File: run.sh
#!/bin/bash
# the make line also repeats each setting of config.mk as NAME=value (left out here)
make -C /OpenROAD-flow-scripts/flow DESIGN_CONFIG=/design/flow/config.mk WORK_HOME=/design/flow/orfs CLKGATE_MAP_FILE= finish
File: design.v
module SNN(
	clk,
	rst_n,
	in_valid,
	img,
	ker,
	weight,
	out_valid,
	out_data
);
input clk;
input rst_n;
input in_valid;
input [7:0] img;
input [7:0] ker;
input [7:0] weight;
output reg out_valid;
output reg [9:0] out_data;
genvar x, y;
reg [6:0] count_in;
wire [2:0] count_in_x;
wire [1:0] count_in_y;
wire [2:0] count_row;
reg [7:0] image[2:0][5:0];
reg [7:0] kernel[8:0];
reg [7:0] fc_weight[3:0];
reg conv_in_valid;
wire conv_out_valid;
reg [63:0] next_conv_in;
reg [71:0] conv_in;
wire [19:0] conv_out;
wire [7:0] conv_quantize_out;
wire conv_quantize_out_valid;
wire [7:0] max_pool_out;
wire max_pool_out_valid;
wire [16:0] fc_out_1;
wire [16:0] fc_out_2;
wire fc_out_valid;
wire [7:0] fc_quantization_out_1;
wire [7:0] fc_quantization_out_2;
wire fc_quantization_out_valid;
wire [9:0] l1_out;
wire l1_out_valid;
assign count_in_x = count_in % 'd6;
assign count_in_y = (count_in / 'd6) % 'd3;
assign count_row = (count_in / 'd6) % 'd6;
always@(posedge clk or negedge rst_n) begin
	if(!rst_n)
		count_in <= 0;
	else if(in_valid)
		count_in <= count_in + 1;
	else
		count_in <= 0;
end
generate
for(x=0;x<6;x=x+1) begin
	for(y=0;y<3;y=y+1) begin
		always@(posedge clk) begin
			if(x == count_in_x && count_in_y == y)
				image[y][x] <= img;
			else
				image[y][x] <= image[y][x];
		end
	end
end
for(x=0;x<9;x=x+1) begin
	always@(posedge clk) begin
		if(x == count_in)
			kernel[x] <= ker;
		else
			kernel[x] <= kernel[x];
	end
end
for(x=0;x<4;x=x+1) begin
	always@(posedge clk) begin
		if(in_valid && x == count_in)
			fc_weight[x] <= weight;
		else
			fc_weight[x] <= fc_weight[x];
	end
end
endgenerate
wire [23:0] row1;
wire [23:0] row2;
wire [23:0] row3;
assign row1 = {image[0][count_in_x],image[0][count_in_x-1],image[0][count_in_x-2]};
assign row2 = {image[1][count_in_x],image[1][count_in_x-1],image[1][count_in_x-2]};
assign row3 = {image[2][count_in_x],image[2][count_in_x-1],image[2][count_in_x-2]};
always@(*) begin
	case(count_in_y)
	'd2: next_conv_in = {row3[15:0],row2,row1};
	'd0: next_conv_in = {row1[15:0],row3,row2};
	'd1: next_conv_in = {row2[15:0],row1,row3};
	default: next_conv_in = 0;
	endcase
end
always@(*) begin
	if(count_row > 1 && count_in_x > 1)
		conv_in = {img,next_conv_in};
	else
		conv_in = 0;
end
always@(*) begin
	conv_in_valid = count_row > 1 && count_in_x > 1;
end
conv c1(
	.rst_n(rst_n),
	.clk(clk),
	.clk_valid(clk),
	.in_valid(conv_in_valid),
	.kernel({kernel[8],kernel[7],kernel[6],kernel[5],kernel[4],kernel[3],kernel[2],kernel[1],kernel[0]}),
	.image(conv_in),
	.out_valid(conv_out_valid),
	.out(conv_out)
);
quatization_1 q1(
	.rst_n(rst_n),
	.clk(clk),
	.in_valid(conv_out_valid),
	.in(conv_out),
	.out(conv_quantize_out),
	.out_valid(conv_quantize_out_valid)
);
max_pool m1(
	.rst_n(rst_n),
	.clk(clk),
	.in_valid(conv_quantize_out_valid),
	.in(conv_quantize_out),
	.out(max_pool_out),
	.out_valid(max_pool_out_valid)
);
fully_connect fc1(
	.rst_n(rst_n),
	.clk(clk),
	.in_valid(max_pool_out_valid),
	.in(max_pool_out),
	.weight({fc_weight[3],fc_weight[2],fc_weight[1],fc_weight[0]}),
	.out_1(fc_out_1),
	.out_2(fc_out_2),
	.out_valid(fc_out_valid)
);
quatization_2 q2(
	.rst_n(rst_n),
	.clk(clk),
	.in_valid(fc_out_valid),
	.in_1(fc_out_1),
	.in_2(fc_out_2),
	.out_1(fc_quantization_out_1),
	.out_2(fc_quantization_out_2),
	.out_valid(fc_quantization_out_valid)
);
L1_distance l1(
	.rst_n(rst_n),
	.clk(clk),
	.in_valid(fc_quantization_out_valid),
	.in_1(fc_quantization_out_1),
	.in_2(fc_quantization_out_2),
	.out(l1_out),
	.out_valid(l1_out_valid)
);
always@(posedge clk or negedge rst_n) begin
	if(!rst_n) begin
		out_data <= 0;
	end
	else if(l1_out_valid)
		out_data <= l1_out;
	else
		out_data <= 0;
end
always@(posedge clk or negedge rst_n) begin
	if(!rst_n) begin
		out_valid <= 0;
	end
	else
		out_valid <= l1_out_valid;
end
endmodule
module conv(
	input rst_n,
	input clk,
	input clk_valid,
	input in_valid,
	input [71:0] kernel,
	input [71:0] image,
	output reg out_valid,
	output reg [19:0] out
);
wire [15:0] mult_out[8:0];
genvar gen_conv;
generate
for(gen_conv=0;gen_conv<9;gen_conv=gen_conv+1)
	assign mult_out[gen_conv] = kernel[(gen_conv*8)+7:(gen_conv*8)] * image[(gen_conv*8)+7:(gen_conv*8)];
endgenerate
wire [19:0] next_out;
assign next_out = ( (mult_out[0] + mult_out[1]) + (mult_out[2] + mult_out[3]) ) + ( (mult_out[4] + mult_out[5]) + (mult_out[6] + mult_out[7]) + mult_out[8]);
always@(posedge clk) begin
	if(in_valid)
		out <= next_out;
	else
		out <= out;
end
always@(posedge clk_valid or negedge rst_n) begin
	if(!rst_n)
		out_valid <= 0;
	else
		out_valid <= in_valid;
end
endmodule
module quatization_1(
	input rst_n,
	input clk,
	input in_valid,
	input [19:0] in,
	output reg [7:0] out,
	output reg out_valid
);
wire [7:0] next_out;
assign next_out = in / 'd2295;
always@(*) begin
	out = next_out;
end
always@(*) begin
	out_valid = in_valid;
end
endmodule
module max_pool(
	input rst_n,
	input clk,
	input in_valid,
	input [7:0] in,
	output reg [7:0] out,
	output reg out_valid
);
reg [2:0] count_in;
reg [7:0] temp1;
reg [7:0] temp2;
wire [7:0] next_temp;
reg [7:0] cmp_in;
always@(posedge clk or negedge rst_n) begin
	if(!rst_n)
		count_in <= 0;
	else if(in_valid)
		count_in <= count_in + 1;
	else
		count_in <= count_in;
end
always@(posedge clk) begin
	if(in_valid && count_in == 0)
		temp1 <= in;
	else if(in_valid && (count_in == 'd1 || count_in == 'd4))
		temp1 <= next_temp;
	else
		temp1 <= temp1;
end
always@(posedge clk) begin
	if(in_valid && count_in == 'd2)
		temp2 <= in;
	else if(in_valid && (count_in == 'd3 || count_in == 'd6))
		temp2 <= next_temp;
	else
		temp2 <= temp2;
end
always@(*) begin
	case(count_in)
	'd1,'d4,'d5: cmp_in = temp1;
	'd3,'d6,'d7: cmp_in = temp2;
	default: cmp_in = temp1;
	endcase
end
assign next_temp = (cmp_in > in) ? cmp_in : in;
always@(posedge clk) begin
	if(count_in == 'd5 || count_in == 'd7)
		out <= next_temp;
	else
		out <= out;
end
always@(posedge clk or negedge rst_n) begin
	if(!rst_n)
		out_valid <= 0;
	else
		out_valid <= (count_in == 'd5 || count_in == 'd7) && in_valid;
end
endmodule
module fully_connect(
	input rst_n,
	input clk,
	input in_valid,
	input [7:0] in,
	input [31:0] weight,
	output reg [16:0] out_1,
	output reg [16:0] out_2,
	output reg out_valid
);
reg count_in;
wire [15:0] mul_out_1;
wire [15:0] mul_out_2;
reg [7:0] mul_in_1;
reg [7:0] mul_in_2;
reg [15:0] temp1;
reg [15:0] temp2;
always@(posedge clk or negedge rst_n) begin
	if(!rst_n)
		count_in <= 0;
	else if(in_valid)
		count_in <= ~count_in;
	else
		count_in <= count_in;
end
always@(*) begin
	case(count_in)
	'd0: mul_in_1 = weight[7:0];
	'd1: mul_in_1 = weight[23:16];
	endcase
end
always@(*) begin
	case(count_in)
	'd0: mul_in_2 = weight[15:8];
	'd1: mul_in_2 = weight[31:24];
	endcase
end
assign mul_out_1 = mul_in_1 * in;
assign mul_out_2 = mul_in_2 * in;
always@(posedge clk) begin
	if(in_valid)
		temp1 <= mul_out_1;
	else
		temp1 <= temp1;
end
always@(posedge clk) begin
	if(in_valid)
		temp2 <= mul_out_2;
	else
		temp2 <= temp2;
end
always@(*) begin
	if(in_valid && count_in)
		out_1 = mul_out_1 + temp1;
	else
		out_1 = 0;
end
always@(*) begin
	if(in_valid && count_in)
		out_2 = mul_out_2 + temp2;
	else
		out_2 = 0;
end
always@(*) begin
	out_valid = in_valid && count_in;
end
endmodule
module quatization_2(
	input rst_n,
	input clk,
	input in_valid,
	input [16:0] in_1,
	input [16:0] in_2,
	output reg [7:0] out_1,
	output reg [7:0] out_2,
	output reg out_valid
);
always@(*) begin
	out_1 = in_1 / 'd510;
end
always@(*) begin
	out_2 = in_2 / 'd510;
end
always@(*) begin
	out_valid = in_valid;
end
endmodule
module L1_distance(
	input rst_n,
	input clk,
	input in_valid,
	input [7:0] in_1,
	input [7:0] in_2,
	output reg [9:0] out,
	output reg out_valid
);
reg [1:0] count_in;
reg [7:0] temp [3:0];
wire [7:0] next_temp[3:0];
always@(posedge clk or negedge rst_n) begin
	if(!rst_n)
		count_in <= 0;
	else if(in_valid)
		count_in <= count_in + 1;
	else
		count_in <= count_in;
end
always@(posedge clk) begin
	if(in_valid && count_in == 0) begin
		temp[0] <= in_1;
		temp[1] <= in_2;
	end
	else if(in_valid && count_in == 'd1) begin
		temp[2] <= in_1;
		temp[3] <= in_2;
	end
	else begin
		temp[0] <= temp[0];
		temp[1] <= temp[1];
		temp[2] <= temp[2];
		temp[3] <= temp[3];
	end
end
reg [7:0] adder_in_1;
reg [7:0] adder_in_2;
reg [7:0] adder_in_3;
reg [7:0] adder_in_4;
always@(*) begin
	if(count_in == 'd2) begin
		adder_in_1 = (temp[0] > in_1) ? temp[0] - in_1 : in_1 - temp[0];
		adder_in_2 = (temp[1] > in_2) ? temp[1] - in_2 : in_2 - temp[1];
	end
	else begin
		adder_in_1 = 0;
		adder_in_2 = 0;
	end
end
always@(*) begin
	if(count_in == 'd3) begin
		adder_in_3 = (temp[2] > in_1) ? temp[2] - in_1 : in_1 - temp[2];
		adder_in_4 = (temp[3] > in_2) ? temp[3] - in_2 : in_2 - temp[3];
	end
	else begin
		adder_in_3 = 0;
		adder_in_4 = 0;
	end
end
wire [7:0] real_adder_in_1;
wire [7:0] real_adder_in_2;
assign real_adder_in_1 = (count_in == 'd3) ? adder_in_3 : adder_in_1;
assign real_adder_in_2 = (count_in == 'd3) ? adder_in_4 : adder_in_2;
wire [8:0] adder_out;
assign adder_out = real_adder_in_1 + real_adder_in_2;
reg [8:0] temp_out;
always@(posedge clk) begin
	if(count_in == 'd2)
		temp_out <= adder_out;
	else
		temp_out <= temp_out;
end
wire [9:0] sum;
wire [9:0] next_out;
assign sum = adder_out + temp_out;
assign next_out = (sum > 'd15) ? sum : 0;
always@(*) begin
	out = next_out;
end
always@(*) begin
	out_valid = count_in == 'd3 && in_valid;
end
endmodule
File: constraint.sdc
create_clock -name core_clock -period 9.98 [get_ports {clk}]
set_input_delay 1.9960 -clock core_clock [delete_from_list [all_inputs] [get_ports {clk}]]
set_output_delay 1.9960 -clock core_clock [all_outputs]
set_load 0.01 [all_outputs]
File: config.mk
export PLATFORM = sky130hd
export DESIGN_NAME = SNN
export DESIGN_NICKNAME = SNN
export VERILOG_FILES = /design/flow/design.v
export SDC_FILE = /design/flow/constraint.sdc
export NUM_CORES = 4
export LEC_CHECK = 0
export CAP_MARGIN = 20
export CELL_PAD_IN_SITES_GLOBAL_PLACEMENT = 1
export CORE_ASPECT_RATIO = 0.72
export CORE_MARGIN = 2
export CORE_UTILIZATION = 29
export CTS_CLUSTER_DIAMETER = 250
export GPL_ROUTABILITY_DRIVEN = 1
export GPL_TIMING_DRIVEN = 1
export HOLD_SLACK_MARGIN = 0.09
export MIN_ROUTING_LAYER = met1
export PLACE_DENSITY_LB_ADDON = 0.1
export SLEW_MARGIN = 20
==> results of run 1 <==
-- final cells by class --
class,instances,area [um^2]
Antenna cell,1,2.50
Timing Repair Buffer,1968,16100
Multi-Input combinational cell,4812,46400
Clock buffer,55,1270
Tap cell,2590,3240
Inverter,910,3440
Fill cell,19500,114000
Clock inverter,32,367
Sequential cell,391,11600
-- metrics by stage --
stage / TNS (ns) / hold WS, ns / area (um^2) / setup slack, ns
floorplan: -129.06 / 0.505 / 58200 / -4.99
global placement: -189.71 / 0.543 / 74200 / -5.86
detailed placement: -186.38 / 0.551 / 74200 / -5.81
CTS: -160.92 / 0.561 / 79300 / -5.17
global route: -188.78 / 0.601 / 82500 / -6.03
finish: -151.08 / 0.557 / 82500 / -5.31
-- repair_timing --
| item | 4_1_cts | 5_1_grt |
|---|---|---|
| cloned | 1 | 1 |
| resized | 505 | 490 |
| pin swaps | 293 | 340 |
| setup endpoints to repair | 73 | 77 |
| buffers inserted | 155 | 106 |
-- metal layers --
metal  vias to the layer above  share of wire (%)  global-route usage, %  wire length [um]
li1                      25900                  -                      -                 -
met2                      1897                 39                   34.1             99400
met5                         -              0.013                      0                34
met1                     27600                 51                   39.3            129000
met4                         6                1.8                   4.20              4480
met3                       221                8.6                   5.92             22000
==> run notes, run 1 <==
Numbers from the implementation run.

The flow ran to the end, but the layout failed its checks. The layout checks failed on negative setup slack. The number of nets in the synthesized netlist is 7486. The routed wire length is 255000 um.

The die extent in x is 527 um. Hold analysis lists the worst path endpoint as m1.count_in[0]$_DFFE_PN0P_. The CTS report gives the tree buffer count as 48.

The area growth from synthesis to layout is 44.3%. The initial utilization of the core area, before any placement, comes to 29.1%. The share of total power dissipated in the clock network is 18.8%. The die covers 0.201 mm^2. The clock reaches the later pin of the worst-skew pair after 0.68 ns. Once detail routing completed, the nets flagged for antenna violations numbered 0.

After synthesis, the netlist uses 126 different library cells. The final critical-path required period is 15.29 ns. The transition time recorded at the tightest slew-check pin is 1.08 ns. The logs give a warning total of 79.

For reference, the most critical setup path is categorized as flop to flop. The per-instance average area after synthesis is 8.99 um^2. The first global-routing pass estimated 376000 um of wire. The endpoint of the lowest-slack register-to-register path is out_data[0]$_DFF_PN0_. TritonCTS built the clock tree. In the routed design, unresolved DRC markers number 0. In this run, placement finished with an instance count of 10400. The proportion of synthesized area in mux cells is 2.01%. The count of hold buffers inserted by post-cts repair is 0. The number of logic stages on the critical path including buffering is 89. The portion of the post-synthesis area used by sequential elements is 20.3%. The clock tree skew after final layout is 0.0273 ns. The number of placement rows is 138. The synthesized netlist devotes 17.7% of its cell area to compound gates. The clock slew seen by the registers of the worst setup and hold paths is 0.06 ns.

By instance count, the leading cell after synthesis is inv_1. For this run, the number of standard cells in the final layout without fillers is 10800. Of all nets on the critical path, the largest fanout is 5.

The analysis attributes to cell leakage a power of 38.0 nW. The number of global-route vias before repair is 55900. The routed via count divided by cell count is 5.16. The most repeated library cell on the critical path is buf_4.

Clock tree synthesis selected as its root buffer the cell clkbuf_16. The number of flops mapped to enable cells by yosys is 365. Setup repair after global routing could not meet its margin everywhere. The synthesized netlist has a Yosys-reported chip area of 0.0572 mm^2. On the critical path the data arrives at 15.85 ns. Sequential power for this build is 0.00194 W. In this run the VDD rail shows a maximum IR drop of 170 uV.

The post-route total power is 0.0103 W. The number of top-level pins is 38. The clock network power consumption is 0.00194 W. In the hold timing report, the worst path depth is 1. The power consumed by combinational cells is 0.00643 W. The library cell occupying the most area in the post-synthesis netlist is fa_1. Looking at the power breakdown, sequential logic takes 18.8% of the total.

Yosys printed 11 warnings. By count the netlist is led by 905 x inv_1, 571 x nand2_1, 570 x fa_1. The final timing report lists a hold violation count of 0. The combinational share of power is 62.4%.

The critical path's top delay family is buffers and inverters. The critical path capture point is out_data[0]$_DFF_PN0_. The final report lists the setup-violating endpoint count as 74. The buffer_ports step reported a buffer count of 37.

STA classifies the critical path startpoint as a flop. The clock tree has to reach 391 sinks. The commonest register cell is edfxtp_1. The reported net switching power is 0.00436 W.

The startpoint of the worst register-to-register path is fc1.count_in$_DFFE_PN0P_. The worst register-to-register path has a setup slack of -5.31 ns. In this run the maximum-capacitance check reported violations numbering 0.

The fraction of the core area covered by cells at the end of the flow is 42.1%. The synthesis report gives the async set-or-reset register share as 6.65%. The synth_stat.txt file lists the number of cells as 6362. The number of search-and-repair iterations in the first detailed-routing pass is 8. Logic depth along the worst register-to-register path is recorded as 89. The OpenROAD report gives the critical path a required time of 10.54 ns. For this run, the slowest stage of the critical path takes 0.52 ns. The weighted congestion at the end of routability-driven global placement is 1.04. The internal power component is 0.00594 W.

Detailed placement finished with a half-perimeter wire length of 210000 um. Global routing used 24.9% of the available tracks. Per the detail_route report, routed wire per instance is 23.7 um.

The sum of buffers and inverters on the critical path is 46. Once synthesis finished, the tally of register bits stood at 391. STA classifies the critical path endpoint as a flop. After synthesis, the largest area contributor takes up 20.0% of total cell area. The leftover overflow at the end of global routing is 0. The start point of the worst hold path is m1.count_in[0]$_DFFE_PN0P_. The number of max-slew violations in the final report is 0. The die boundary height is 381 um. The highest clock rate is 0.0654 GHz. The adder-cell area share of the yosys netlist is 31.6%. Looking at the clock tree report, the maximum root-to-sink buffer count equals 3. Once iteration 0 of detailed routing completed, the report listed 5605 DRC markers. The slowest stage of the critical path belongs to the cell fa_1. The detailed router placed 55600 vias in this run.

The count of mapped cells out of synthesis is 6362. Headroom to the max-slew limit came out at 27.7%. The switching part of the total power is 42.3%. In this run, the synthesized area fraction spent on xor and xnor cells is recorded as 3.49%. For reference, the top cells by area after synthesis are fa_1 20%, edfxtp_1 19%, ha_1 12%, inv_1 5.9%, nand2_1 3.7%. Entering global routing, the biggest net connects 98 pins.

The number of nets at the end of the flow is 9255. The number of antenna violations at the first check in global routing was 11. Once routing completed, OpenROAD measured the worst setup slack at -5.31 ns. The biggest combinational cell group after synthesis is adder cells.

The final timing summary puts the cycle share of the worst path at 153%. The area fraction in and, or, nand and nor cells after synthesis is 17.1%. The number of H-tree levels is 2. Note that the worst hold path type here is flop to flop. The ratio of total power to cell area is 125 mW/mm^2. The summed instance area of the synthesized netlist is 0.0572 mm^2. The power group with the largest share is combinational cells. The floorplan core area is 0.196 mm^2. The worst setup path startpoint is fc1.count_in$_DFFE_PN0P_.
==> inputs of run 2 (changes only) <==
- CELL_PAD_IN_SITES_GLOBAL_PLACEMENT: 1 -> default
- CORE_ASPECT_RATIO: 0.72 -> 0.54
- CORE_UTILIZATION: 29 -> 70
- CTS_CLUSTER_DIAMETER: 250 -> default
- GPL_ROUTABILITY_DRIVEN: 1 -> default
- GPL_TIMING_DRIVEN: 1 -> default
- HOLD_SLACK_MARGIN: 0.09 -> default
- MIN_ROUTING_LAYER: met1 -> default
- PLACE_DENSITY_LB_ADDON: 0.1 -> default
- SETUP_SLACK_MARGIN: default -> 4.4
- clock period: 9.98 -> 15.1 ns (I/O delays scaled with it)
==> run 2 against run 1 <==
Synthesized area is the same. Synthesized cell count unchanged. Die area fell by 58%. The flow now stops in 5_1_grt.
==> run notes, run 2 <==
Flow results follow.

The half-perimeter wire length after detailed placement is 183000 um (-13%). The die boundary height is 214 um (-44%). The biggest combinational cell group after synthesis is adder cells. The adder-cell area share of the yosys netlist is 31.6% (unchanged). The number of placement rows is 76 (-45%). The run stopped with a tool error.

The area fraction in and, or, nand and nor cells after synthesis was 17.1% (unchanged). The flip-flop cell with the highest count after synthesis is edfxtp_1. The count of hold buffers inserted by post-cts repair is 0 (unchanged). The proportion of synthesized area in mux cells is 2.01% (unchanged). The number of H-tree levels is 2 (unchanged). The summed instance area of the synthesized netlist is 0.0572 mm^2 (unchanged). The proportion of netlist area held by the largest area contributor came to 20.0% (unchanged). The net count of the mapped netlist is 7486 (unchanged).

The number of cells in Yosys stat is 6362 (unchanged). The clock net sink count is 391 (unchanged). The die extent in x is 393 um (-25%). The placed cell count is 7843 (-25%). The total cell area at the placement stage is 0.0634 mm^2 (-14%). The AND-OR/OR-AND share of the synthesized area is 17.7% (unchanged).

The total of warnings raised by yosys is 11 (unchanged). Overall routing resource usage recorded by global route was 93.5%. The weighted congestion at the end of routability-driven global placement is 1.37 (+31%).

The flow stopped in 5_1_grt. The count of mapped cells out of synthesis is 6362 (unchanged). The root cell of the clock tree is clkbuf_16.

The number of top-level pins was 38 (unchanged). The TritonCTS buffer count is 44 (-8.3%). The library cell occupying the most area in the post-synthesis netlist is fa_1. The most frequent cell after synthesis is inv_1. The number of distinct standard cells referenced by the synthesized netlist was 126 (unchanged). The chip area in the Yosys report is 0.0572 mm^2 (unchanged). Global routing finished with a remaining overflow of 1998. The number of flops mapped to enable cells by yosys was 365 (unchanged). The area share of xor/xnor cells in the synthesized design came to 3.49% (unchanged).

The initial standard-cell utilization of the core is 71.2% (+42 points). The number of port buffers was 37 (unchanged). The tool reported: "[ERROR GRT-0232] Routing congestion too high. Check the congestion heatmap in the GUI". The maximum number of buffers from clock root to sink was 3 (unchanged).

Ranked by total cell area, the synthesized netlist is headed by fa_1 20%, edfxtp_1 19%, ha_1 12%, inv_1 5.9%, nand2_1 3.7%. The floorplan die area is 0.0841 mm^2 (-58%). The per-instance average area after synthesis is 8.99 um^2 (unchanged). The floorplan core area is 0.0803 mm^2 (-59%). The portion of the post-synthesis area used by sequential elements was 20.3% (unchanged). The async set-or-reset flop fraction in the synthesized netlist was 6.65% (unchanged). Yosys reports that the most numerous cell types are 905 x inv_1, 571 x nand2_1, 570 x fa_1.

The register bit count reported by yosys was 391 (unchanged).
run 2: metal layers:
layer	overflow	track usage, %
met1	155	92.2
met2	1017	102
met3	201	86.8
met4	596	94.8
met5	29	69.4
run 2: repair_timing:
item                                    4_1_cts
resized                                     519
pin swaps                                   283
hold endpoints to repair                      0
endpoints found under the setup margin       73
gates cloned                                  4
setup buffers                               181
run 2: stage by stage:
stage | setup WS [ns] | power, W | setup TNS, ns | utilization [%] | hold WS (ns)
floorplan | 0.127 | 0.00288 | 0 | - | 0.505
global placement | -0.392 | 0.00394 | -1.96 | 79.0 | 0.554
detailed placement | -1.19 | 0.00405 | -9.98 | 79.0 | 0.585
CTS | -0.378 | 0.00557 | -1.97 | 85.9 | 0.598
==> inputs of run 3 (changes only) <==
- CELL_PAD_IN_SITES_GLOBAL_PLACEMENT: default -> 0
- CORE_ASPECT_RATIO: 0.54 -> default
- CORE_UTILIZATION: 70 -> 71
- CTS_CLUSTER_DIAMETER: default -> 250
- CTS_CLUSTER_SIZE: default -> 33
- GPL_TIMING_DRIVEN: default -> 1
- PLACE_DENSITY_LB_ADDON: default -> 0.24
- SETUP_SLACK_MARGIN: 4.4 -> default
- TNS_END_PERCENT: default -> 35
- clock period: 15.1 -> 15.5 ns (I/O delays scaled with it)
==> run 3 against run 2 <==
The flow again stops in 5_1_grt. Synthesized cell count is the same. Die area shrank 1.5%. Synthesized area is the same.
==> run notes, run 3 <==
Flow results follow.

The synthesized design spends more area on one cell type than any other, namely fa_1. After synthesis, the most frequently instantiated cells are 905 x inv_1, 571 x nand2_1, 570 x fa_1. The chip area in the Yosys report is 0.0572 mm^2 (unchanged).

The TritonCTS buffer count is 15 (-66%). The async set-or-reset flop fraction in the synthesized netlist is 6.65% (unchanged). Global routing finished with a remaining overflow of 302. The number of flops mapped to enable cells by yosys is 365 (unchanged). The weighted congestion at the end of routability-driven global placement was 1.10 (-20%). The summed instance area of the synthesized netlist is 0.0572 mm^2 (unchanged). The root cell of the clock tree is clkbuf_16. Yosys attributes the largest share of cell area to fa_1 20%, edfxtp_1 19%, ha_1 12%, inv_1 5.9%, nand2_1 3.7%. The proportion of netlist area held by the largest area contributor is 20.0% (unchanged). The flow did not finish. The area share of xor/xnor cells in the synthesized design came to 3.49% (unchanged).

The count of mapped cells out of synthesis is 6362 (unchanged). The clock net sink count came to 391 (unchanged). The number of H-tree levels is 1 (-1). The total of warnings raised by yosys was 11 (unchanged). The adder-cell area share of the yosys netlist is 31.6% (unchanged). The flip-flop cell with the highest count after synthesis is edfxtp_1. Per the run summary, the flow got no further than 5_1_grt. The number of top-level pins is 38 (unchanged). The maximum number of buffers from clock root to sink is 3 (unchanged).

The number of port buffers was 37 (unchanged). The initial standard-cell utilization of the core is 71.3% (+0.089 points). The proportion of synthesized area in mux cells is 2.01% (unchanged). The total cell area at the placement stage is 0.0615 mm^2 (-3.0%). The number of placement rows is 104 (+37%). The AND-OR/OR-AND share of the synthesized area is 17.7% (unchanged). The floorplan die area was 0.0828 mm^2 (-1.5%).

Grouping non-sequential cells by family puts the most area in adder cells. The die boundary height is 288 um (+34%). The per-instance average area after synthesis is 8.99 um^2 (unchanged). The first error in the log reads "[ERROR GRT-0232] Routing congestion too high. Check the congestion heatmap in the GUI".

The number of cells in Yosys stat was 6362 (unchanged). The net count of the mapped netlist is 7486 (unchanged). For this run, the total global-route usage over all layers was measured as 69.1%. The number of distinct standard cells referenced by the synthesized netlist came to 126 (unchanged). The area fraction in and, or, nand and nor cells after synthesis was 17.1% (unchanged). The die extent in x is 288 um (-27%). The register bit count reported by yosys is 391 (unchanged). The portion of the post-synthesis area used by sequential elements is 20.3% (unchanged). The floorplan core area is 0.0802 mm^2 (-0.12%).

The half-perimeter wire length after detailed placement is 168000 um (-8.3%). The most frequent cell after synthesis is inv_1.
[run 3: per-layer routing]
| metal | overflow | track usage (%) |
|---|---|---|
| met1 | 10 | 71.9 |
| met2 | 153 | 88.3 |
| met3 | 15 | 49.4 |
| met4 | 124 | 63.8 |
| met5 | 0 | 21.8 |
[run 3: repair_timing]
item,CTS
setup buffers,16
hold buffers,0
gates resized,126
pin swaps,45
setup endpoints to repair,17
cloned,1
[run 3: stage by stage]
stage | hold WS [ns] | cells | setup TNS [ns] | utilization, % | worst slack (ns)
2_1_floorplan | 0.505 | 6362 | 0 | - | 0.0258
3_3_place_gp | 0.539 | 7662 | 0 | 76.8 | 0.0858
3_5_place_dp | 0.570 | 7662 | -5.32 | 76.8 | -0.720
4_1_cts | 0.602 | 7704 | 0 | 78.2 | 0.00209
==> inputs of run 4 (changes only) <==
- ABC_AREA: default -> 1
- CELL_PAD_IN_SITES_GLOBAL_PLACEMENT: 0 -> default
- CORE_UTILIZATION: 71 -> 72
- CTS_CLUSTER_DIAMETER: 250 -> default
- CTS_CLUSTER_SIZE: 33 -> 85
- GPL_TIMING_DRIVEN: 1 -> default
- HOLD_SLACK_MARGIN: default -> 0.3
- PLACE_DENSITY_LB_ADDON: 0.24 -> 0.06
- SETUP_SLACK_MARGIN: default -> 3.37
- TNS_END_PERCENT: 35 -> default
- clock period: 15.5 -> 13.7 ns (I/O delays scaled with it)
==> run 4 against run 3 <==
The flow again stops in 5_1_grt. Die area fell by 3.0%. Synthesized cell count is 14% higher. Synthesized area shrank 1.7%.
==> run notes, run 4 <==
Flow results follow.

The setup slack after placement came to -1.47 ns (-0.754 ns). The proportion of synthesized area in mux cells was 0.454% (-1.6 points). The count of hold buffers inserted by post-cts repair is 0 (unchanged). The area share of xor/xnor cells in the synthesized design came to 2.41% (-1.1 points). The number of cells in Yosys stat came to 7282 (+14%). The weighted congestion at the end of routability-driven global placement came to 1.59 (+45%). The per-instance average area after synthesis is 7.72 um^2 (-14%). The biggest combinational cell group after synthesis is adder cells. The die boundary height was 283 um (-1.5%).

The area fraction in and, or, nand and nor cells after synthesis is 21.1% (+4.0 points). The floorplan die area is 0.0803 mm^2 (-3.0%). The proportion of netlist area held by the largest area contributor is 20.3% (+0.34 points). The clock net sink count is 391 (unchanged). The chip area in the Yosys report is 0.0562 mm^2 (-1.7%). By count the netlist is led by 1541 x inv_1, 1429 x nand2_1, 842 x nor2_1.

The die extent in x is 283 um (-1.5%). The leftover overflow at the end of global routing is 1642. The half-perimeter wire length after detailed placement is 167000 um (-0.66%). The cell sitting at the root of the clock tree is a clkbuf_16.

The summed instance area of the synthesized netlist came to 0.0562 mm^2 (-1.7%). The number of distinct standard cells referenced by the synthesized netlist was 66 (-48%). The adder-cell area share of the yosys netlist is 32.0% (+0.39 points). The number of top-level pins is 38 (unchanged).

The portion of the post-synthesis area used by sequential elements is 20.7% (+0.34 points). The async set-or-reset flop fraction in the synthesized netlist is 6.65% (unchanged). The overall fraction of global-route tracks in use is 90.6%.

The AND-OR/OR-AND share of the synthesized area is 12.1% (-5.6 points). The initial standard-cell utilization of the core is 72.7% (+1.4 points). The failing step is 5_1_grt. The number of placement rows is 102 (-1.9%). For reference, the top cells by area after synthesis are fa_1 20%, edfxtp_1 19%, ha_1 12%, inv_1 10%, nand2_1 9.5%. Post-synth the commonest register cell is edfxtp_1. Sorting the Yosys area breakdown by cell type puts at the top fa_1. The floorplan core area is 0.0773 mm^2 (-3.5%). The maximum number of buffers from clock root to sink is 3 (unchanged). Looking at the gate-level netlist, the highest instance count belongs to inv_1. The count of mapped cells out of synthesis is 7282 (+14%). The TritonCTS buffer count is 46 (+31). The tool reported: "[ERROR GRT-0116] Global routing finished with congestion. Check the congestion regions in the DRC Viewer".

The total of warnings raised by yosys is 11 (unchanged). The number of port buffers was 37 (unchanged). The number of flops mapped to enable cells by yosys was 365 (unchanged). The run stopped with a tool error. The number of H-tree levels was 2 (+1). The placed cell count came to 9315 (+22%). The net count of the mapped netlist is 8406 (+12%). The register bit count reported by yosys is 391 (unchanged).
[run 4: repair_timing]
action / in CTS
pin swaps: 340
resized: 588
endpoints found under the hold margin: 0
gates cloned: 5
setup endpoints to repair: 45
setup buffers: 168
[run 4: stage by stage]
stage          TNS [ns]  hold slack, ns  power, W  utilization [%]  cell area, um^2
2_1_floorplan    -0.475           0.511   0.00236                -            57500
3_5_place_dp     -22.17           0.601   0.00327             86.4            66800
4_1_cts           -9.26           0.609   0.00483             93.3            72100
3_3_place_gp      -5.29           0.539   0.00319             86.4            66800
[run 4: per-layer routing]
metal | overflow | track usage [%]
met1 | 70 | 87.5
met4 | 536 | 94.2
met3 | 97 | 81.8
met2 | 925 | 102
met5 | 14 | 62.6
==> inputs of run 5 (changes only) <==
- CORE_UTILIZATION: 72 -> 58
- CTS_CLUSTER_SIZE: 85 -> default
- HOLD_SLACK_MARGIN: 0.3 -> -0.09
- PLACE_DENSITY_LB_ADDON: 0.06 -> 0.09
- SETUP_SLACK_MARGIN: 3.37 -> 3.84
- clock period: 13.7 -> 13.1 ns (I/O delays scaled with it)
==> run 5 against run 4 <==
The flow again stops in 5_1_grt. Synthesized cell count is the same. Die area up 24%. Synthesized area did not move.
==> run notes, run 5 <==
Flow results follow.

The library cell occupying the most area in the post-synthesis netlist is fa_1. The number of distinct standard cells referenced by the synthesized netlist is 66 (unchanged). The number of H-tree levels is 2 (unchanged).

The register bit count reported by yosys came to 391 (unchanged). The area fraction in and, or, nand and nor cells after synthesis is 21.1% (unchanged). The chip area in the Yosys report is 0.0562 mm^2 (unchanged). The overall fraction of global-route tracks in use is 89.3%. The count of mapped cells out of synthesis is 7282 (unchanged). The die boundary height was 315 um (+11%). The summed instance area of the synthesized netlist was 0.0562 mm^2 (unchanged). The placed cell count was 9751 (+4.7%). The floorplan die area is 0.0994 mm^2 (+24%). The half-perimeter wire length after detailed placement is 196000 um (+18%).

The async set-or-reset flop fraction in the synthesized netlist is 6.65% (unchanged). The AND-OR/OR-AND share of the synthesized area was 12.1% (unchanged). The per-instance average area after synthesis is 7.72 um^2 (unchanged). The adder-cell area share of the yosys netlist is 32.0% (unchanged). The number of placement rows is 114 (+12%).

The global route stage reports its total congestion overflow as 1843. The number of top-level pins is 38 (unchanged). The proportion of netlist area held by the largest area contributor is 20.3% (unchanged). The tool reported: "[ERROR GRT-0232] Routing congestion too high. Check the congestion heatmap in the GUI". The area share of xor/xnor cells in the synthesized design is 2.41% (unchanged). The TritonCTS buffer count was 49 (+6.5%). The number of flops mapped to enable cells by yosys was 365 (unchanged).

Among the non-sequential cells, adder cells take the most area. The flow did not finish. The floorplan core area came to 0.0964 mm^2 (+25%). The failing step is 5_1_grt. The clock net sink count is 391 (unchanged). The initial standard-cell utilization of the core came to 58.3% (-14 points). The maximum number of buffers from clock root to sink was 3 (unchanged).

The number of cells in Yosys stat is 7282 (unchanged). The die extent in x is 315 um (+11%). The net count of the mapped netlist came to 8406 (unchanged). The portion of the post-synthesis area used by sequential elements is 20.7% (unchanged). In the synthesized netlist, the cells that appear most often are 1541 x inv_1, 1429 x nand2_1, 842 x nor2_1. The number of port buffers is 37 (unchanged). The root cell of the clock tree is clkbuf_16. The proportion of synthesized area in mux cells is 0.454% (unchanged).

Among all flip-flop cells after synthesis, the most frequent one is edfxtp_1. The weighted congestion at the end of routability-driven global placement came to 1.19 (-26%). The total of warnings raised by yosys is 11 (unchanged). Ranked by total cell area, the synthesized netlist is headed by fa_1 20%, edfxtp_1 19%, ha_1 12%, inv_1 10%, nand2_1 9.5%. The most frequently used library cell after synthesis is inv_1. The total cell area at the placement stage is 0.0689 mm^2 (+3.1%).
run 5: metrics by stage:
step                      setup slack [ns]  setup TNS, ns
after global placement               -1.65         -24.11
after floorplan                     -0.768          -5.46
after CTS                            -1.34         -20.42
after detailed placement             -2.19         -42.68
run 5: timing repair:
action / in CTS
pin swaps: 290
endpoints found under the setup margin: 78
setup buffers: 122
gates resized: 557
gates cloned: 6
hold buffers: 0
run 5: routing by layer:
metal	overflow	global-route usage, %
met3	144	81.4
met1	153	87.2
met5	15	63.8
met2	1032	100
met4	499	89.2
==> inputs of run 6 (changes only) <==
- CORE_UTILIZATION: 58 -> 63
- CTS_CLUSTER_DIAMETER: default -> 371
- CTS_CLUSTER_SIZE: default -> 98
- HOLD_SLACK_MARGIN: -0.09 -> default
- PLACE_DENSITY_LB_ADDON: 0.09 -> default
- SETUP_SLACK_MARGIN: 3.84 -> default
- clock period: 13.1 -> 9.16 ns (I/O delays scaled with it)
==> run 6 against run 5 <==
The run again fails in 5_1_grt. Synthesized area unchanged. Synthesized cell count unchanged. Die area down 7.8%.
==> run notes, run 6 <==
Flow results follow.

The most frequent cell after synthesis is inv_1. The overall fraction of global-route tracks in use is 86.2%. Among the non-sequential cells, adder cells take the most area. The count of hold buffers inserted by post-cts repair is 0 (unchanged). The die boundary height was 303 um (-4.0%). The floorplan die area is 0.0916 mm^2 (-7.8%). The maximum number of buffers from clock root to sink was 3 (unchanged).

The number of distinct standard cells referenced by the synthesized netlist came to 66 (unchanged). The number of placement rows was 109 (-4.4%). The chip area in the Yosys report is 0.0562 mm^2 (unchanged). The weighted congestion at the end of routability-driven global placement is 1.33 (+12%). The async set-or-reset flop fraction in the synthesized netlist is 6.65% (unchanged). The summed instance area of the synthesized netlist is 0.0562 mm^2 (unchanged). The flip-flop cell with the highest count after synthesis is edfxtp_1. It got as far as 5_1_grt and failed there. The floorplan core area was 0.0884 mm^2 (-8.3%). The die extent in x was 303 um (-4.0%). The number of port buffers is 37 (unchanged). The total of warnings raised by yosys is 11 (unchanged).

The proportion of netlist area held by the largest area contributor is 20.3% (unchanged). The number of flops mapped to enable cells by yosys is 365 (unchanged). The total cell area at the placement stage came to 0.0717 mm^2 (+4.1%).

The register bit count reported by yosys was 391 (unchanged). The number of top-level pins is 38 (unchanged). The net count of the mapped netlist was 8406 (unchanged).

Ranked by total cell area, the synthesized netlist is headed by fa_1 20%, edfxtp_1 19%, ha_1 12%, inv_1 10%, nand2_1 9.5%. The adder-cell area share of the yosys netlist came to 32.0% (unchanged). The initial standard-cell utilization of the core was 63.6% (+5.3 points). The half-perimeter wire length after detailed placement is 204000 um (+4.2%).

After synthesis, the most frequently instantiated cells are 1541 x inv_1, 1429 x nand2_1, 842 x nor2_1. The per-instance average area after synthesis came to 7.72 um^2 (unchanged). The number of H-tree levels is 1 (-1).

The placed cell count is 10000 (+2.8%). The run stopped with a tool error. The portion of the post-synthesis area used by sequential elements is 20.7% (unchanged). The AND-OR/OR-AND share of the synthesized area is 12.1% (unchanged).

The area fraction in and, or, nand and nor cells after synthesis was 21.1% (unchanged). The leftover overflow at the end of global routing is 959. The first error in the log reads "[ERROR GRT-0116] Global routing finished with congestion. Check the congestion regions in the DRC Viewer". The number of cells in Yosys stat is 7282 (unchanged). The biggest area contributor in the post-synthesis netlist is fa_1. The TritonCTS buffer count was 7 (-86%). The area share of xor/xnor cells in the synthesized design was 2.41% (unchanged). Per the CTS log, the root buffer master is clkbuf_16. The clock net sink count is 391 (unchanged).

The proportion of synthesized area in mux cells came to 0.454% (unchanged). The count of mapped cells out of synthesis is 7282 (unchanged).
run 6: stage by stage:
stage / hold slack, ns / worst slack [ns]
4_1_cts: 0.600 / -5.64
3_5_place_dp: 0.578 / -6.62
3_3_place_gp: 0.538 / -5.54
2_1_floorplan: 0.511 / -4.71
run 6: routing by layer:
layer	GRT overflow	GRT usage [%]
met3	54	76.9
met5	14	57.8
met1	44	85.4
met4	312	85.1
met2	535	97.8
run 6: what timing repair did:
| action | 4_1_cts |
|---|---|
| pin swaps | 362 |
| gates resized | 677 |
| cloned | 3 |
| endpoints found under the setup margin | 80 |
| setup buffers | 171 |
==> inputs of run 7 (changes only) <==
- CORE_UTILIZATION: 63 -> 72
- PLACE_DENSITY: default -> 0.39
- SETUP_SLACK_MARGIN: default -> 1.5
- clock period: 9.16 -> 15.9 ns (I/O delays scaled with it)
==> run 7 against run 6 <==
The flow again stops in 5_1_grt. Synthesized area is the same. Synthesized cell count did not move. Die area decreased by 12%.
==> run notes, run 7 <==
Flow results follow.

The TritonCTS buffer count came to 7 (unchanged). Among all cell types in the netlist, the one instantiated most often is inv_1. The proportion of netlist area held by the largest area contributor is 20.3% (unchanged).

The half-perimeter wire length after detailed placement came to 165000 um (-19%). The initial standard-cell utilization of the core is 72.7% (+9.1 points). The area share of xor/xnor cells in the synthesized design is 2.41% (unchanged).

The maximum number of buffers from clock root to sink came to 3 (unchanged). The floorplan die area was 0.0803 mm^2 (-12%). In the synthesized netlist, the dominant kind of combinational cell is adder cells. The AND-OR/OR-AND share of the synthesized area is 12.1% (unchanged).

The chip area in the Yosys report is 0.0562 mm^2 (unchanged). The total cell area at the placement stage is 0.0605 mm^2 (-16%). The number of top-level pins is 38 (unchanged).

The die extent in x is 283 um (-6.4%). The number of placement rows is 102 (-6.4%). The number of distinct standard cells referenced by the synthesized netlist is 66 (unchanged). The number of flops mapped to enable cells by yosys came to 365 (unchanged). The weighted congestion at the end of routability-driven global placement is 1.45 (+9.0%).

The per-instance average area after synthesis was 7.72 um^2 (unchanged). The root cell of the clock tree is clkbuf_16. The number of cells in Yosys stat is 7282 (unchanged). The adder-cell area share of the yosys netlist came to 32.0% (unchanged). The clock net sink count is 391 (unchanged). The first error in the log reads "[ERROR GRT-0232] Routing congestion too high. Check the congestion heatmap in the GUI". The flow stopped in 5_1_grt. The total of warnings raised by yosys is 11 (unchanged). The async set-or-reset flop fraction in the synthesized netlist is 6.65% (unchanged). For this run, the leading register cell type out of synthesis is edfxtp_1. The register bit count reported by yosys was 391 (unchanged).

The leftover overflow at the end of global routing is 1881. The net count of the mapped netlist was 8406 (unchanged). The floorplan core area was 0.0773 mm^2 (-12%).

The synthesis run shows the most used standard cells to be 1541 x inv_1, 1429 x nand2_1, 842 x nor2_1. By area the synthesized netlist is led by fa_1 20%, edfxtp_1 19%, ha_1 12%, inv_1 10%, nand2_1 9.5%. The portion of the post-synthesis area used by sequential elements is 20.7% (unchanged).

The proportion of synthesized area in mux cells is 0.454% (unchanged). The library cell occupying the most area in the post-synthesis netlist is fa_1. The die boundary height is 283 um (-6.4%). The number of H-tree levels is 1 (unchanged).

The flow did not finish. The count of mapped cells out of synthesis is 7282 (unchanged). The summed instance area of the synthesized netlist is 0.0562 mm^2 (unchanged). The number of port buffers is 37 (unchanged). Total global-route track usage over all layers is 89.8%.

The area fraction in and, or, nand and nor cells after synthesis is 21.1% (unchanged).
-- run 7: per-stage QoR --
step	utilization [%]	worst slack, ns	instances
global placement	78.2	0.532	8629
floorplan	-	1.50	7282
detailed placement	78.2	0.0571	8629
CTS	83.2	1.39	8841
-- run 7: what timing repair did --
| item | 4_1_cts |
|---|---|
| buffers inserted | 200 |
| endpoints found under the setup margin | 25 |
| pin swaps | 283 |
| gates resized | 573 |
| cloned | 3 |
| hold buffers | 0 |
-- run 7: per-layer routing --
| layer | GRT overflow | GRT usage (%) |
|---|---|---|
| met5 | 5 | 52.1 |
| met4 | 553 | 94.4 |
| met3 | 56 | 77.3 |
| met2 | 1215 | 104 |
| met1 | 52 | 87.2 |
==> inputs of run 8 (changes only) <==
- CTS_CLUSTER_DIAMETER: 371 -> 377
- PLACE_DENSITY: 0.39 -> 0.4
- SETUP_SLACK_MARGIN: 1.5 -> default
- TNS_END_PERCENT: default -> 40
- clock period: 15.9 -> 9.5 ns (I/O delays scaled with it)
==> run 8 against run 7 <==
The run again fails in 5_1_grt. Synthesized area unchanged. Die area unchanged. Synthesized cell count unchanged.
==> run notes, run 8 <==
Flow results follow.

The adder-cell area share of the yosys netlist came to 32.0% (unchanged). The number of distinct standard cells referenced by the synthesized netlist is 66 (unchanged). The total cell area at the placement stage came to 0.0700 mm^2 (+16%). The net count of the mapped netlist is 8406 (unchanged). The summed instance area of the synthesized netlist was 0.0562 mm^2 (unchanged). Across every metal layer, demand over resource in global routing totals 93.8%. The die boundary height is 283 um (unchanged).

The floorplan core area is 0.0773 mm^2 (unchanged). The count of mapped cells out of synthesis is 7282 (unchanged). The TritonCTS buffer count came to 7 (unchanged). The root cell of the clock tree is clkbuf_16. The most frequent cell after synthesis is inv_1. The proportion of netlist area held by the largest area contributor is 20.3% (unchanged). The commonest cells after synthesis are 1541 x inv_1, 1429 x nand2_1, 842 x nor2_1. The area share of xor/xnor cells in the synthesized design is 2.41% (unchanged). The failing step is 5_1_grt. The number of flops mapped to enable cells by yosys is 365 (unchanged). The number of cells in Yosys stat is 7282 (unchanged).

The proportion of synthesized area in mux cells is 0.454% (unchanged). The AND-OR/OR-AND share of the synthesized area is 12.1% (unchanged). The maximum number of buffers from clock root to sink is 3 (unchanged).

The portion of the post-synthesis area used by sequential elements is 20.7% (unchanged). The number of placement rows is 102 (unchanged). The die extent in x came to 283 um (unchanged). The clock net sink count is 391 (unchanged). The number of top-level pins is 38 (unchanged). The flow did not finish. The per-instance average area after synthesis was 7.72 um^2 (unchanged). The initial standard-cell utilization of the core came to 72.7% (unchanged). The number of H-tree levels is 1 (unchanged). The weighted congestion at the end of routability-driven global placement is 1.53 (+5.8%). Sorting the synthesized cells by area gives the leading types as fa_1 20%, edfxtp_1 19%, ha_1 12%, inv_1 10%, nand2_1 9.5%. The synthesis report names the predominant flop master as edfxtp_1. The leftover overflow at the end of global routing is 2250. The half-perimeter wire length after detailed placement came to 181000 um (+9.7%). The async set-or-reset flop fraction in the synthesized netlist is 6.65% (unchanged). The tool reported: "[ERROR GRT-0116] Global routing finished with congestion. Check the congestion regions in the DRC Viewer". The library cell occupying the most area in the post-synthesis netlist is fa_1.

The total of warnings raised by yosys is 11 (unchanged). The chip area in the Yosys report came to 0.0562 mm^2 (unchanged). The number of port buffers is 37 (unchanged). The register bit count reported by yosys is 391 (unchanged). The floorplan die area is 0.0803 mm^2 (unchanged).

The area fraction in and, or, nand and nor cells after synthesis is 21.1% (unchanged). Yosys shows that the main logic family after synthesis is adder cells.
[run 8: through the flow]
step | TNS, ns | cells | setup slack, ns | total power [W]
after floorplan | -120.81 | 7282 | -4.38 | 0.00340
after global placement | -141.73 | 9748 | -4.94 | 0.00475
after detailed placement | -177.97 | 9748 | -5.78 | 0.00488
after CTS | -143.83 | 9916 | -4.79 | 0.00577
[run 8: timing repair]
item,4_1_cts
hold buffers,0
resized,621
setup buffers,165
pin swaps,436
endpoints found under the setup margin,52
gates cloned,5
[run 8: per-layer routing]
metal | track usage [%] | overflow
met5 | 65.8 | 27
met2 | 106 | 1246
met4 | 101 | 703
met1 | 89.1 | 142
met3 | 84.5 | 132
==> inputs of run 9 (changes only) <==
- CAP_MARGIN: 20 -> 30
- CORE_MARGIN: 2 -> 3
- CORE_UTILIZATION: 72 -> 16
- CTS_CLUSTER_DIAMETER: 377 -> default
- CTS_CLUSTER_SIZE: 98 -> default
- HOLD_SLACK_MARGIN: default -> 0.14
- PLACE_DENSITY: 0.4 -> 0.44
- TNS_END_PERCENT: 40 -> 30
- clock period: 9.5 -> 17.0 ns (I/O delays scaled with it)
==> run 9 against run 8 <==
The run now finishes clean. Die area grew to 4.5 times the previous value. Synthesized cell count is the same. Synthesized area is the same.
==> run notes, run 9 <==
Numbers from the implementation run.

The flow ran to the end and the layout has no timing, DRC or antenna violations. The AND-OR/OR-AND share of the synthesized area is 12.1% (unchanged). The start point of the worst hold path is m1.count_in[0]$_DFFE_PN0P_. The routed via count divided by cell count is 4.16. The via count is 51700.

After global routing the overflow that remains totals 0. The first global-routing pass estimated 339000 um of wire. The worst hold-check path type is flop to flop. The floorplan die area is 0.359 mm^2 (+350%).

The reported leakage power is 33.0 nW. Per report_power, the sequential group accounts for 30.2% of the total. The reported sequential group power is 0.00110 W.

The largest single stage delay on the critical path is 0.93 ns. The floorplan core area is 0.350 mm^2 (+350%). The cell type of the slowest stage on the worst timing path is nor3_1.

The flow reports an fmax of 0.0626 GHz. Grouping stages by cell kind, the critical path spends the most delay in adder cells. The summed instance area of the synthesized netlist was 0.0562 mm^2 (unchanged). Wires add up to 227000 um. Endpoints failing hold in the final report were tallied at 0.

The endpoint of the lowest-slack register-to-register path is c1.out[17]$_DFFE_PP_. The initial standard-cell utilization of the core is 16.1% (-57 points). The adder-cell area share of the yosys netlist is 32.0% (unchanged). For the final routed database, the setup TNS stands at 0 ns. Once layout is complete, the cells apart from fillers number 12400. The number of global-route vias before repair came to 52400. The overall fraction of global-route tracks in use is 12.5%. Of the total power, the clock network draws 30.0%. The number of antenna violations at the first check in global routing came to 19. The register bit count reported by yosys came to 391 (unchanged).

Grouping non-sequential cells by family puts the most area in adder cells. The maximum number of buffers from clock root to sink is 3 (unchanged). The total met3 wirelength after detailed routing is 14700 um. In this run the layout overhead on the synthesized area is reported as 20.5%.

The proportion of netlist area held by the largest area contributor is 20.3% (unchanged). The reported net switching power is 0.00147 W. The count of mapped cells out of synthesis is 7282 (unchanged).

The number of logic stages on the critical path including buffering is 74. The highest metal layer with signal wires is met5. The proportion of synthesized area in mux cells is 0.454% (unchanged).

The number of H-tree levels is 2 (+1). The worst reg-to-reg path cell count is 74. The number of placement rows is 217 (+110%). The startpoint of the worst register-to-register path is count_in[6]$_DFF_PN0_.

The final critical-path required period is 15.97 ns. The critical path maximum fanout is 7. The detailed router finished its first iteration with 4214 violations. For this run the top cell type by instance count after synthesis was inv_1. The endpoint of the worst hold path is m1.count_in[0]$_DFFE_PN0P_.

The routed length on met1 is 98900 um. The die extent in x was 599 um (+110%). The per-instance average area after synthesis is 7.72 um^2 (unchanged). The cell count of the worst hold path is 1. Per the post-run analysis, buffers plus inverters along the critical path come to 21. The net count of the mapped netlist was 8406 (unchanged). The transition time at the pin with the least slew margin is 1.17 ns. The portion of the post-synthesis area used by sequential elements is 20.7% (unchanged). The area share of xor/xnor cells in the synthesized design is 2.41% (unchanged). The number of distinct standard cells referenced by the synthesized netlist is 66 (unchanged). The count of max-cap constraint violations is 0.

According to the timing report, the critical path is captured at c1.out[17]$_DFFE_PP_. After synthesis, the most frequently instantiated cells are 1541 x inv_1, 1429 x nand2_1, 842 x nor2_1. The async set-or-reset flop fraction in the synthesized netlist is 6.65% (unchanged). The required time reported for the critical path endpoint is 17.42 ns.

The TritonCTS clock tree is built. After detailed routing, the number of remaining DRC violations is 0. The clock network power consumption is 0.00109 W. The weighted congestion at the end of routability-driven global placement is 1.01 (-34%). OpenROAD emitted warnings numbering 76. The flow reports power dissipated in combinational cells as 0.00145 W. The number of cells in Yosys stat was 7282 (unchanged). The flip-flop cell with the highest count after synthesis is edfxtp_1. The number of flops mapped to enable cells by yosys is 365 (unchanged). The worst setup path startpoint is count_in[6]$_DFF_PN0_.

The die boundary height is 599 um (+110%). Counting pins that exceed their max-slew limit in the final report gives 0. In this run the remaining antenna-violating nets after routing total 0. Looking at the clock tree report, the root buffer type is clkbuf_16.

The final tally of setup violations is 0. The length of routed met2 wiring is 101000 um. The total of warnings raised by yosys was 11 (unchanged). The power report lists cell-internal power as 0.00218 W. The clock net sink count came to 391 (unchanged). The number of port buffers is 37 (unchanged). The TritonCTS buffer count is 50 (+43). The relative slew slack is 21.4%. The number of nets at the end of the flow is 8891. The peak ir drop on the vdd network is 82.1 uV. The placed cell count is 12300 (+26%). The setup path with the least slack is of type flop to flop. The clock slew seen by the registers of the worst setup and hold paths is 0.06 ns. The number of top-level pins is 38 (unchanged). The combinational share of power is 39.8%.

At the later pin of the worst-skew pair, clock insertion delay measures 0.71 ns. The ratio of total power to cell area is 53.8 mW/mm^2. The clock tree skew after final layout is 0.0911 ns.

The switching part of the total power is 40.2%. The synthesis report lists the most area-consuming cells as fa_1 20%, edfxtp_1 19%, ha_1 12%, inv_1 10%, nand2_1 9.5%. The area fraction in and, or, nand and nor cells after synthesis is 21.1% (unchanged). The power group with the largest share is combinational cells.

The kind of launch point of the worst setup path is a flop. The type of element capturing the critical path is a flop. Post-route period utilization is reported as 93.9%. Entering global routing, the biggest net connects 67 pins.

The data arrival time of the worst path is 16.38 ns. The setup slack of the worst register-to-register path is 1.03 ns. The most repeated library cell on the critical path is inv_1. The pre-antenna-repair detailed-routing pass consisted of 6 iterations. Looking at area per cell type in the netlist, the leader is fa_1. The half-perimeter wire length after detailed placement is 187000 um (+3.0%). The routed design shows a wire length per standard cell of 18.3 um. The chip area in the Yosys report is 0.0562 mm^2 (unchanged).
run 9: repair_timing:
item / CTS / global route
setup endpoints to repair: 0 / 20
setup buffers: 0 / 10
resized: 0 / 131
hold buffers: 0 / 0
run 9: layer usage:
layer | vias up | track usage (%)
li1 | 24500 | -
met1 | 24900 | 16.3
met2 | 1721 | 20.1
met3 | 491 | 2.07
met4 | 6 | 5.72
met5 | - | 0
run 9: through the flow:
step | hold slack, ns | total power (W) | instance area (um^2) | worst slack, ns | utilization (%)
5_1_grt | 0.590 | 0.00383 | 67800 | -0.0486 | 19.4
2_1_floorplan | 0.511 | 0.00184 | 56200 | 1.25 | -
3_5_place_dp | 0.552 | 0.00249 | 65600 | 0.507 | 18.8
3_3_place_gp | 0.559 | 0.00250 | 65500 | 0.585 | 18.7
6_report | 0.562 | 0.00365 | 67800 | 1.03 | 19.4
4_1_cts | 0.565 | 0.00361 | 67200 | 0.429 | 19.2
run 9: layout make-up:
type                            instances  area [um^2]
Tap cell                             4599         5750
Inverter                             1580         5940
Fill cell                           39600       282000
Clock buffer                           57         1340
Clock inverter                         33          280
Sequential cell                       391        11600
Timing Repair Buffer                  522         4050
Multi-Input combinational cell       5222        38800
Antenna cell                            2         5.00
==> inputs of run 10 (changes only) <==
- ABC_AREA: 1 -> default
- CAP_MARGIN: 30 -> 20
- CORE_MARGIN: 3 -> 4
- CORE_UTILIZATION: 16 -> 40
- HOLD_SLACK_MARGIN: 0.14 -> default
- PLACE_DENSITY: 0.44 -> 0.91
- TNS_END_PERCENT: 30 -> default
==> run 10 against run 9 <==
Clock skew down 0.0088 ns. Combinational power is 51% higher. Total power up 22%. Clock power about the same. Maximum frequency down 3.5%. Hold slack got worse by 0.013 ns. Wire length fell by 12%. Highest routed layer unchanged. Flip-flop count did not move. Largest cell class unchanged. Die area down 58%.
==> run notes, run 10 <==
Numbers from the implementation run.

By area the synthesized netlist is led by fa_1 20%, edfxtp_1 19%, ha_1 12%, inv_1 5.9%, nand2_1 3.7%. The final tally of setup violations was 0 (unchanged). The number of nets at the end of the flow is 7574 (-15%). The worst hold-check path type is flop to flop. The worst register-to-register path begins at fc1.count_in$_DFFE_PN0P_. The area growth from synthesis to layout is 10.6%. The setup slack of the worst register-to-register path is 0.46 ns (-0.57 ns). The maximum number of pins on one net before global-route repair came to 88 (+31%). The data arrival time of the worst path came to 17.09 ns (+0.71 ns). The number of top-level pins is 38 (unchanged). The area share of xor/xnor cells in the synthesized design is 3.49% (+1.1 points). The async set-or-reset flop fraction in the synthesized netlist came to 6.65% (unchanged). The number of cells in Yosys stat was 6362 (-13%). The adder-cell area share of the yosys netlist is 31.6% (-0.39 points). The number of max-slew violations in the final report is 0 (unchanged). The library cell occupying the most area in the post-synthesis netlist is fa_1. The total cell area at the placement stage is 0.0607 mm^2 (-7.5%). The reported sequential group power is 0.00116 W (+5%).

The internal power component is 0.00249 W (+14%). The number of search-and-repair iterations in the first detailed-routing pass is 12 (+6). The most used flip-flop cell after synthesis is edfxtp_1. The required time reported for the critical path endpoint is 17.55 ns (+0.13 ns). The count of unresolved DRC violations after routing is 0 (unchanged). The number of placement rows is 138 (-36%). The wire length of the first global-routing pass came to 305000 um (-10%).

TritonCTS built the clock tree. OpenSTA lists the critical path endpoint as out_data[2]$_DFF_PN0_. The largest stage delay on the critical path is 0.55 ns (-0.38 ns). The summed instance area of the synthesized netlist is 0.0572 mm^2 (+1.7%). The top fanout value on the critical path is 8 (+1). The proportion of netlist area held by the largest area contributor is 20.0% (-0.34 points).

The tree is rooted in a clkbuf_16. The count of mapped cells out of synthesis was 6362 (-13%). The net count of the mapped netlist came to 7486 (-11%).

The count of hold buffers inserted by post-cts repair is 0 (unchanged). The overall fraction of global-route tracks in use is 26.0% (+14 points). The clock network power consumption was 0.00111 W (about the same). The power consumed by combinational cells is 0.00219 W (+51%). The number of logic stages on the critical path including buffering was 74 (unchanged).

The area fraction in and, or, nand and nor cells after synthesis was 17.1% (-4.0 points). The number of H-tree levels was 2 (unchanged). The remaining number of nets flagged by the antenna check after routing is 0 (unchanged). The ratio of total power to cell area is 70.6 mW/mm^2 (+31%). The register bit count reported by yosys is 391 (unchanged). The peak ir drop on the vdd network is 103 uV (+25%). The cell count of the worst hold path came to 1 (unchanged). The portion of the post-synthesis area used by sequential elements was 20.3% (-0.34 points). The number of antenna violations at the first check in global routing is 8 (-11). The maximum number of buffers from clock root to sink came to 3 (unchanged).

The sum of buffers and inverters on the critical path was 9 (-57%). The final non-filler cell area is 0.0632 mm^2 (-6.7%). The transition time at the pin with the least slew margin is 1.24 ns (+0.0723 ns). The number of flops mapped to enable cells by yosys came to 365 (unchanged). The biggest combinational cell group after synthesis is adder cells. The proportion of synthesized area in mux cells is 2.01% (+1.6 points).

The clock net sink count is 391 (unchanged). The class of the most critical setup path is flop to flop. The routed wire length is 199000 um (-12%). The clock slew seen by the registers of the worst setup and hold paths is 0.08 ns (+0.02 ns). The placed cell count is 8259 (-33%).

The initial standard-cell utilization of the core is 40.3% (+24 points). The clock share of power came to 24.9% (-5.1 points). The via count was 52500 (+1.6%). The reported leakage power was 28.7 nW (-13%). The post-route total power is 0.00446 W (+22%).

The routed via count divided by cell count is 6.26 (+50%). The commonest cells after synthesis are 905 x inv_1, 571 x nand2_1, 570 x fa_1. The relative slew slack is 17.2% (-4.2 points).

The number of global-route vias before repair came to 53300 (+1.7%). The path with the worst hold slack has its endpoint at m1.count_in[0]$_DFFE_PN0P_. The post-layout instance count excluding filler cells is 8379 (-32%). The floorplan die area is 0.149 mm^2 (-58%). The number of port buffers came to 37 (unchanged).

The largest share of the power goes to combinational cells. The number of distinct standard cells referenced by the synthesized netlist was 126 (+91%). The reported net switching power was 0.00197 W (+35%). The worst hold path begins at m1.count_in[0]$_DFFE_PN0P_. The slowest stage of the critical path is the fa_1 cell. The final number of hold-violating endpoints is 0 (unchanged). The DRC violation total after the first TritonRoute iteration came to 7653 (+82%). The per-instance average area after synthesis is 8.99 um^2 (+16%). STA classifies the critical path endpoint as a flop. In this run the worst setup path begins at fc1.count_in$_DFFE_PN0P_. The count of max-cap constraint violations is 0 (unchanged).

The total of warnings raised by yosys came to 11 (unchanged). The weighted congestion at the end of routability-driven global placement came to 1.05 (+3.8%). The worst setup path is launched from a flop. The clock insertion delay at the later pin of the skew report came to 0.70 ns (about the same). The highest clock rate is 0.0605 GHz (-3.5%). Looking at the reg2reg group, the worst path ends at out_data[2]$_DFF_PN0_. The aggregate negative setup slack is 0 ns (unchanged). The critical path's top delay family is AND-OR/OR-AND gates. The final critical-path required period is 16.54 ns (+0.571 ns).

The run finished with no timing, DRC or antenna violations. The switching part of the total power is 44.3% (+4.1 points). The die extent in x came to 386 um (-36%). The number of warnings in the stage logs is 76 (unchanged).

The fraction of the cycle the final worst path needs is 97.3% (+3.4 points). The leftover overflow at the end of global routing is 0 (unchanged). The most frequent cell after synthesis is inv_1. The chip area in the Yosys report is 0.0572 mm^2 (+1.7%). The die boundary height was 386 um (-36%). The TritonCTS buffer count is 46 (-8.0%). The half-perimeter wire length after detailed placement is 152000 um (-19%). The floorplan core area was 0.142 mm^2 (-59%). The clock tree skew after final layout came to 0.0822 ns (-0.00882 ns). The sequential share of power is 26.0% (-4.2 points). The worst reg-to-reg path cell count is 74 (unchanged). The combinational share of power came to 49.2% (+9.4 points). The AND-OR/OR-AND share of the synthesized area is 17.7% (+5.6 points). The wire length per cell is 23.7 um (+30%).
-- run 10: what timing repair did --
action | in CTS | in global routing
setup buffers | 0 | 30
hold endpoints to repair | 0 | 0
gates resized | 11 | 123
setup endpoints to repair | 11 | 20
pin swaps | 0 | 24
gates cloned | 0 | 0
-- run 10: cell type report --
cell class / instances / area, um^2
inverter: 910 / 3420
sequential: 391 / 11600
multi-input combinational: 4811 / 41900
clock inverter: 34 / 414
antenna: 3 / 7.51
clock buffer: 50 / 1210
fill: 12800 / 78500
timing repair buffer: 290 / 2290
tap: 1890 / 2360
-- run 10: stage by stage --
step           utilization [%]  hold slack, ns  setup slack, ns
2_1_floorplan                -           0.505           0.0753
3_3_place_gp              42.8           0.532            0.503
3_5_place_dp              42.8           0.544           -0.343
4_1_cts                   44.0           0.557           0.0120
5_1_grt                   44.6           0.565           -0.322
6_report                  44.6           0.549            0.462
-- run 10: routing by layer --
metal,up-vias,part of all wire [%],track usage (%)
li1,22500,-,-
met2,3574,45,42.4
met4,4,6.9,14.0
met5,-,0.014,0
met1,25500,36,31.8
met3,895,12,6.30
Power and IR drop assume default switching activity.
